Design ClockTest, start of the top module:
module ClockTest(
	input clk,
	input rst,
	input btn,
	output reg [6:0] seg,  
	output reg [3:0] an,
	output reg buttons_pressed, 
	output reg buttons_released 
);
For scale: ~16 I/O pins.
clock: 25.6 ns
lec_check: 0
abc_area: 1
cap_margin: 20
cell_pad_in_sites_detail_placement: 0
cell_pad_in_sites_global_placement: 0
core_aspect_ratio: 0.91
core_margin: 2
core_utilization: 72
cts_cluster_diameter: 236
cts_cluster_size: 80
gpl_routability_driven: 0
hold_slack_margin: -0.08
max_routing_layer: met4
place_density_lb_addon: 0.01
setup_slack_margin: 3.56
slew_margin: 20
run.sh (not shown) runs the stock make flow with config.mk's settings and CLKGATE_MAP_FILE=.
The baseline never finished: it broke off in global routing (5_1_grt).
Rerun with:
- CELL_PAD_IN_SITES_DETAIL_PLACEMENT: 0 -> unset
- CELL_PAD_IN_SITES_GLOBAL_PLACEMENT: 0 -> unset
- CORE_ASPECT_RATIO: 0.91 -> 1.41
- CORE_UTILIZATION: 72 -> 71
- CTS_CLUSTER_DIAMETER: 236 -> 204
- CTS_CLUSTER_SIZE: 80 -> 72
- GPL_ROUTABILITY_DRIVEN: 0 -> unset
- HOLD_SLACK_MARGIN: -0.08 -> unset
Outcome: The new run did not get past global routing (5_1_grt); synthesized cell count does not change; synthesized area is unchanged; die size came out higher by 1.4%.
Rerun with:
- SETUP_SLACK_MARGIN: 3.56 -> 3.52
Result: The new run aborted during global routing (5_1_grt) on GRT-0232; die size does not change; synthesized area does not change; synthesized cell count stays the same.
Rerun with:
- CORE_ASPECT_RATIO: 1.41 -> unset
- CORE_UTILIZATION: 71 -> 72
- CTS_CLUSTER_DIAMETER: 204 -> 374
- CTS_CLUSTER_SIZE: 72 -> 100
- HOLD_SLACK_MARGIN: unset -> 0.28
- MAX_ROUTING_LAYER: met4 -> unset
- PLACE_DENSITY: unset -> 0.4
- PLACE_DENSITY_LB_ADDON: 0.01 -> unset
- SETUP_SLACK_MARGIN: 3.52 -> 2.28
The changed run finished with timing, DRC and antenna clean.
Die size shrinks by 1.4%.
Area after synthesis is unchanged.
Synthesized cell count does not change.


06-16:
ClockTest again, from the RTL that the note above started with.
export LEC_CHECK = 0
export ABC_AREA = 1
export CAP_MARGIN = 20
export CORE_ASPECT_RATIO = 0.5
export CORE_MARGIN = 2
export CORE_UTILIZATION = 72
export CTS_CLUSTER_DIAMETER = 294
export CTS_CLUSTER_SIZE = 98
export PLACE_DENSITY_LB_ADDON = 0.16
export SLEW_MARGIN = 20
export TNS_END_PERCENT = 5
create_clock -name core_clock -period 20.8 [get_ports {clk}]
06-16 got as far as 5_1_grt, where a tool error ended the run.
For 11-23, these inputs were changed with respect to 06-16:
Settings: a change of CTS_CLUSTER_SIZE from 98 to 100; a deleted PLACE_DENSITY_LB_ADDON that had been 0.16; an added PLACE_DENSITY of 0.4; a deleted TNS_END_PERCENT that had been 5; a deleted CORE_ASPECT_RATIO that had been 0.5; a change of CTS_CLUSTER_DIAMETER from 294 to 374; a change of the clock period (ns, I/O delays scaled along) from 20.8 to 25.6.
==> results <==
The full die area on 11-23 is in line with that on 06-16.
Width of the die: 11-23 vs 06-16 down 91 um
Looking at placed wire-length estimate across both flows, 11-23 is the stronger of the two, with 06-16 trailing.
The final layout from 11-23, which completed every stage, passed the timing, DRC and antenna checks at the end of the flow.
Count of flip-flops with a built-in enable after synthesis came out exactly the same in 11-23 and 06-16.
Reported for 11-23 and 06-16, total standard cell area after synthesis turned out identical to the last digit.
From 06-16 to 11-23 the numbers moved as follows: placed cell area went down; vertical extent of the die higher; initial core utilization now smaller; largest buffer count on any clock path closely matched the old numbers.


Setup of sierra:
Starting RTL as in the previous note.
make LEC_CHECK=0 CAP_MARGIN=20 CELL_PAD_IN_SITES_DETAIL_PLACEMENT=0 CELL_PAD_IN_SITES_GLOBAL_PLACEMENT=0 CORE_MARGIN=10 CORE_UTILIZATION=64 CTS_CLUSTER_DIAMETER=236 CTS_CLUSTER_SIZE=24 GPL_ROUTABILITY_DRIVEN=0 GPL_TIMING_DRIVEN=0 PLACE_DENSITY_LB_ADDON=0.11 SLEW_MARGIN=20 finish   # period 55.3 ns
Modified inputs, juniper compared to sierra
# sierra
export LEC_CHECK = 0
export CAP_MARGIN = 20
export CELL_PAD_IN_SITES_DETAIL_PLACEMENT = 0
export CELL_PAD_IN_SITES_GLOBAL_PLACEMENT = 0
export CORE_MARGIN = 10
export CORE_UTILIZATION = 64
export CTS_CLUSTER_DIAMETER = 236
export CTS_CLUSTER_SIZE = 24
export GPL_ROUTABILITY_DRIVEN = 0
export GPL_TIMING_DRIVEN = 0
export PLACE_DENSITY_LB_ADDON = 0.11
export SLEW_MARGIN = 20
create_clock -name core_clock -period 55.3 [get_ports {clk}]
# juniper
export LEC_CHECK = 0
export ABC_AREA = 1
export CAP_MARGIN = 20
export CELL_PAD_IN_SITES_DETAIL_PLACEMENT = 0
export CELL_PAD_IN_SITES_GLOBAL_PLACEMENT = 0
export CORE_MARGIN = 2
export CORE_UTILIZATION = 72
export CTS_CLUSTER_DIAMETER = 236
export CTS_CLUSTER_SIZE = 80
export GPL_ROUTABILITY_DRIVEN = 0
export HOLD_SLACK_MARGIN = -0.1
export MAX_ROUTING_LAYER = met4
export PLACE_DENSITY_LB_ADDON = 0.01
export SETUP_SLACK_MARGIN = 3.34
export SLEW_MARGIN = 20
export TNS_END_PERCENT = 5
create_clock -name core_clock -period 25.6 [get_ports {clk}]
Notes after the runs:
- Looking at count of multi-input gates across sierra and juniper, the one that comes out higher is juniper.
- Number of fillers in the final layout, juniper vs sierra: down by more than 10%
- Part of the cycle the worst path needs for juniper: 5.0 points up relative to sierra
- [compare] base=sierra new=juniper: register-to-register path setup slack has decreased; post-route minimum period down 23.53 ns; number of global-route vias before repair now larger; fraction of met3 tracks used by global routing higher; final critical-path setup slack dropped 6.17 ns.
[inputs] indigo vs juniper
# juniper
export LEC_CHECK = 0
export ABC_AREA = 1
export CAP_MARGIN = 20
export CELL_PAD_IN_SITES_DETAIL_PLACEMENT = 0
export CELL_PAD_IN_SITES_GLOBAL_PLACEMENT = 0
export CORE_MARGIN = 2
export CORE_UTILIZATION = 72
export CTS_CLUSTER_DIAMETER = 236
export CTS_CLUSTER_SIZE = 80
export GPL_ROUTABILITY_DRIVEN = 0
export HOLD_SLACK_MARGIN = -0.1
export MAX_ROUTING_LAYER = met4
export PLACE_DENSITY_LB_ADDON = 0.01
export SETUP_SLACK_MARGIN = 3.34
export SLEW_MARGIN = 20
export TNS_END_PERCENT = 5
create_clock -name core_clock -period 25.6 [get_ports {clk}]
# indigo
export LEC_CHECK = 0
export ABC_AREA = 1
export CAP_MARGIN = 20
export CORE_ASPECT_RATIO = 0.77
export CORE_MARGIN = 2
export CORE_UTILIZATION = 72
export CTS_CLUSTER_SIZE = 79
export HOLD_SLACK_MARGIN = -0.08
export MAX_ROUTING_LAYER = met4
export PLACE_DENSITY_LB_ADDON = 0.01
export SETUP_SLACK_MARGIN = 3.57
export SLEW_MARGIN = 20
create_clock -name core_clock -period 25.6 [get_ports {clk}]
[summary]
The flow ended early for indigo: it failed with a tool error in global routing (5_1_grt). indigo vs. juniper: number of rows created at floorplan went down by 10; post-detailed-placement half-perimeter wirelength went up by about 4%; synthesized-area fraction occupied by adder cells was more or less identical; total die size was more or less identical; cell total after placement went up by about 0.6%. indigo has post-CTS setup buffer count above what juniper had. indigo -> juniper: sequential-to-total area share from yosys stat delta 0, exact match. There was hardly any difference in standard cell area after detailed placement between indigo and juniper. Per the comparison of indigo with juniper, number of cells upsized or downsized after cts rose by 30%; die height down 27 um.
Input changes introduced in maple (baseline for comparison: indigo):
# indigo
export LEC_CHECK = 0
export ABC_AREA = 1
export CAP_MARGIN = 20
export CORE_ASPECT_RATIO = 0.77
export CORE_MARGIN = 2
export CORE_UTILIZATION = 72
export CTS_CLUSTER_SIZE = 79
export HOLD_SLACK_MARGIN = -0.08
export MAX_ROUTING_LAYER = met4
export PLACE_DENSITY_LB_ADDON = 0.01
export SETUP_SLACK_MARGIN = 3.57
export SLEW_MARGIN = 20
create_clock -name core_clock -period 25.6 [get_ports {clk}]
# maple
export LEC_CHECK = 0
export ABC_AREA = 1
export CAP_MARGIN = 20
export CELL_PAD_IN_SITES_DETAIL_PLACEMENT = 0
export CELL_PAD_IN_SITES_GLOBAL_PLACEMENT = 0
export CORE_MARGIN = 2
export CORE_UTILIZATION = 72
export CTS_CLUSTER_DIAMETER = 236
export CTS_CLUSTER_SIZE = 80
export GPL_ROUTABILITY_DRIVEN = 0
export MAX_ROUTING_LAYER = met4
export PLACE_DENSITY_LB_ADDON = 0.01
export SETUP_SLACK_MARGIN = 0.95
export SLEW_MARGIN = 20
create_clock -name core_clock -period 25.6 [get_ports {clk}]
maple went all the way through synthesis, placement and routing and the layout is clean on timing, DRC and antenna.
maple vs. indigo: die height rose by 27 um; horizontal die size fell by 12%; placed wire-length estimate fell by 4.1%; number of buffers added on ports stayed essentially flat; post-placement worst setup slack rose by 0.041 ns.
Compared with indigo, maple shows a number of gates resized after cts that is 172 lower.
Any difference in total die area between maple and indigo is small enough to ignore.


== job 195 ==
The RTL this note starts from:
==> flow/design.v <==
`timescale 1ns / 1ps
module button_debounce (
    input clk,        
    input rst,        
    input button_in,  
    output reg button_out  
);
    parameter integer DEBOUNCE_TIME = 200; 
    reg [19:0] counter;
    reg button_state;
    always @(posedge clk or posedge rst) begin
        if (rst) begin
            counter <= 0;
            button_state <= 0;
            button_out <= 0;
        end else begin
            if (button_in != button_state) begin
                counter <= counter + 1;
                if (counter >= DEBOUNCE_TIME) begin
                    button_state <= button_in;
                    button_out <= button_in;
                    counter <= 0;
                end
            end else begin
                counter <= 0;
            end
        end
    end
endmodule
`timescale 1ns / 1ps
module operatorremainder(
    input [35:0] n,
    output reg is_multiple
);
	parameter DIVISOR = 20000;
	reg [35:0] temp;
	reg [35:0] quotient;
	reg [35:0] remainder;
	integer i;
	always @(*) begin
        temp = n;
        quotient = 0;
        remainder = 0;
        for (i = 35; i >= 0; i = i - 1) begin
            quotient = (quotient << 1) | (temp[i] ? 1'b1 : 1'b0);
            if (quotient >= DIVISOR) begin
                quotient = quotient - DIVISOR;
                remainder = (remainder << 1) | 1'b1;
            end else begin
                remainder = (remainder << 1);
            end
        end
        is_multiple = (quotient == 0);
    end
endmodule
`timescale 1ns / 1ps
module ClockTest(
	input clk,
	input rst,
	input btn,
	output reg [6:0] seg,  
	output reg [3:0] an,
	output reg buttons_pressed, 
	output reg buttons_released 
);
	wire is_divisible;  
   reg [7:0] counter;  
   reg [35:0] cnt;	 
   wire buttons_out;
	reg buttons_out_prev;
   wire [6:0] segments [15:0];  
	reg [3:0] ones;  
   reg [3:0] tens;  
	reg [3:0] s_ones;  
	reg [3:0] s_tens;  
   reg [6:0] refresh_counter;  
   reg refresh_flag;	 
   reg [7:0] clk_display;  
      assign segments[0] = 7'b1000000;   
      assign segments[1] = 7'b1111001;   
      assign segments[2] = 7'b0100100;   
      assign segments[3] = 7'b0110000;   
      assign segments[4] = 7'b0011001;   
      assign segments[5] = 7'b0010010;   
      assign segments[6] = 7'b0000010;   
      assign segments[7] = 7'b1111000;   
      assign segments[8] = 7'b0000000;   
      assign segments[9] = 7'b0010000;   
      assign segments[10] = 7'b0001000;  
      assign segments[11] = 7'b0000011;  
      assign segments[12] = 7'b1000110;  
      assign segments[13] = 7'b0100001;  
      assign segments[14] = 7'b0000110;  
      assign segments[15] = 7'b0001110;  
   button_debounce debounce (
		.clk(clk),
		.rst(rst),
		.button_in(btn),
		.button_out(buttons_out)
   );
   operatorremainder remainder (
        .n(cnt),
        .is_multiple(is_divisible)
    );
   always @ (posedge clk or posedge rst) begin
      if (rst) begin  
         cnt <= 0;
         counter <= 0;
			ones <= 0;
			tens <= 0;
			s_ones <= 0;
			s_tens <= 0;
			clk_display <= 0;
			buttons_out_prev <= 0;
			buttons_pressed <= 0;
			buttons_released <= 0;
      end else begin
			if(cnt == 1_200_000 -1) begin 
				cnt <= 0;
				ones <= 0;
				tens <= 0;
				s_ones <= 0;
				s_tens <= 0;
				clk_display <= 0;
			end else begin
			if (is_divisible) begin 
				if(clk_display == 60) begin
					s_ones <= 0;
					s_tens <= 0;
				end else begin
					clk_display <= clk_display+1;
					if(s_ones == 9) begin
						s_ones <= 0;
						s_tens <= s_tens + 1;
					end else begin
						s_ones <= s_ones + 1;
					end
				end
			end
			buttons_out_prev <= buttons_out;
			buttons_pressed <= (buttons_out & ~buttons_out_prev);	  
			buttons_released <= (~buttons_out & buttons_out_prev);  
			if (buttons_pressed) begin
				if (ones == 9) begin
					ones <= 0;
					if (tens == 9) begin
						tens <= 0;
					end else begin
						tens <= tens + 1;
					end
				end else begin
				ones <= ones + 1;
				end
			end
			cnt <= cnt + 1;
         end   
      end
   end
	always @(posedge clk or posedge rst) begin
		if (rst) begin
			refresh_counter <= 0;
			refresh_flag <= 0;
		end else begin
		refresh_counter <= refresh_counter + 1;
		if (refresh_counter == 250) begin   
			refresh_counter <= 0;
			refresh_flag <= ~refresh_flag;
		end
		end
	end
	always @(posedge clk or posedge rst) begin
		if (rst) begin
			seg <= 7'b1111111;
			an <= 4'b1111;
		end else
		case (refresh_counter[6:5])
			2'b00: begin
				seg <= segments[ones];
				an <= 4'b1110; 
			end
			2'b01: begin
				seg <= segments[tens];
				an <= 4'b1101; 
			end
				2'b10: begin
				seg <= segments[s_ones];
				an <= 4'b1011; 
			end
				2'b11: begin
				seg <= segments[s_tens];
				an <= 4'b0111; 
			end
		endcase
end
endmodule
make LEC_CHECK=0 ABC_AREA=1 CAP_MARGIN=0 CELL_PAD_IN_SITES_DETAIL_PLACEMENT=0 CELL_PAD_IN_SITES_GLOBAL_PLACEMENT=2 CORE_MARGIN=3 CORE_UTILIZATION=64 CTS_CLUSTER_DIAMETER=111 CTS_CLUSTER_SIZE=24 GPL_ROUTABILITY_DRIVEN=0 GPL_TIMING_DRIVEN=0 HOLD_SLACK_MARGIN=0.19 MAX_ROUTING_LAYER=met5 PLACE_DENSITY_LB_ADDON=0.11 SETUP_SLACK_MARGIN=5.0 SLEW_MARGIN=20 TNS_END_PERCENT=40 finish   # period 55.3 ns
Job 195 did not finish; a tool error ended it in 3_1_place_gp_skip_io.
Inputs modified between job 195 and job 6189:
- removing PLACE_DENSITY_LB_ADDON (formerly 0.11)
- removing CTS_CLUSTER_DIAMETER (formerly 111)
- removing TNS_END_PERCENT (formerly 40)
- removing GPL_TIMING_DRIVEN (formerly 0)
- removing CELL_PAD_IN_SITES_GLOBAL_PLACEMENT (formerly 2)
- removing GPL_ROUTABILITY_DRIVEN (formerly 0)
- removing HOLD_SLACK_MARGIN (formerly 0.19)
- setting PLACE_DENSITY to 0.4 for the first time
- changing CAP_MARGIN from 0 to 20
- removing CELL_PAD_IN_SITES_DETAIL_PLACEMENT (formerly 0)
- changing CORE_UTILIZATION from 64 to 72
- removing CTS_CLUSTER_SIZE (formerly 24)
- removing MAX_ROUTING_LAYER (formerly met5)
- changing CORE_MARGIN from 3 to 2
- removing SETUP_SLACK_MARGIN (formerly 5.0)
- changing the clock period (ns, I/O delays scaled along) from 55.3 to 27.1
Job 6189 ran to completion and came out clean on the timing, DRC and antenna checks. Die area went down by more than 10% going from job 195 to job 6189. Die extent in y of job 6189 falls short of that of job 195 by a few percent. For the core outline area, job 6189 came in about 10% lower than job 195 did. Horizontal die size was lower in the run labelled job 6189. Reported for job 6189 and job 195, synthesized cell count turned out identical to the last digit. Diff job 195 -> job 6189 | effective utilization at floorplan | increase of 7.5 points.
--- input diff job 6189..job 7849 ---
- a deleted PLACE_DENSITY that had been 0.4
- a deleted ABC_AREA that had been 1
- a change of CORE_UTILIZATION from 72 to 8
- a change of the clock period (ns, I/O delays scaled along) from 27.1 to 65.0
## What came out
Job 7849: done, clean on timing, DRC and antenna
Share of total power consumed by net switching ends up lower on job 6189.
Sort job 6189 and job 7849 by die area, ascending, and job 6189 comes first.
| area of all sequential standard cells | job 7849 vs job 6189 | ≈ equal |
On adder and majority gate portion of the synthesized area: job 7849 sits above job 6189.
Worst slack on hold paths on job 7849 is up relative to job 6189.
No activity file was given, so power comes from the tool's default toggle rates.
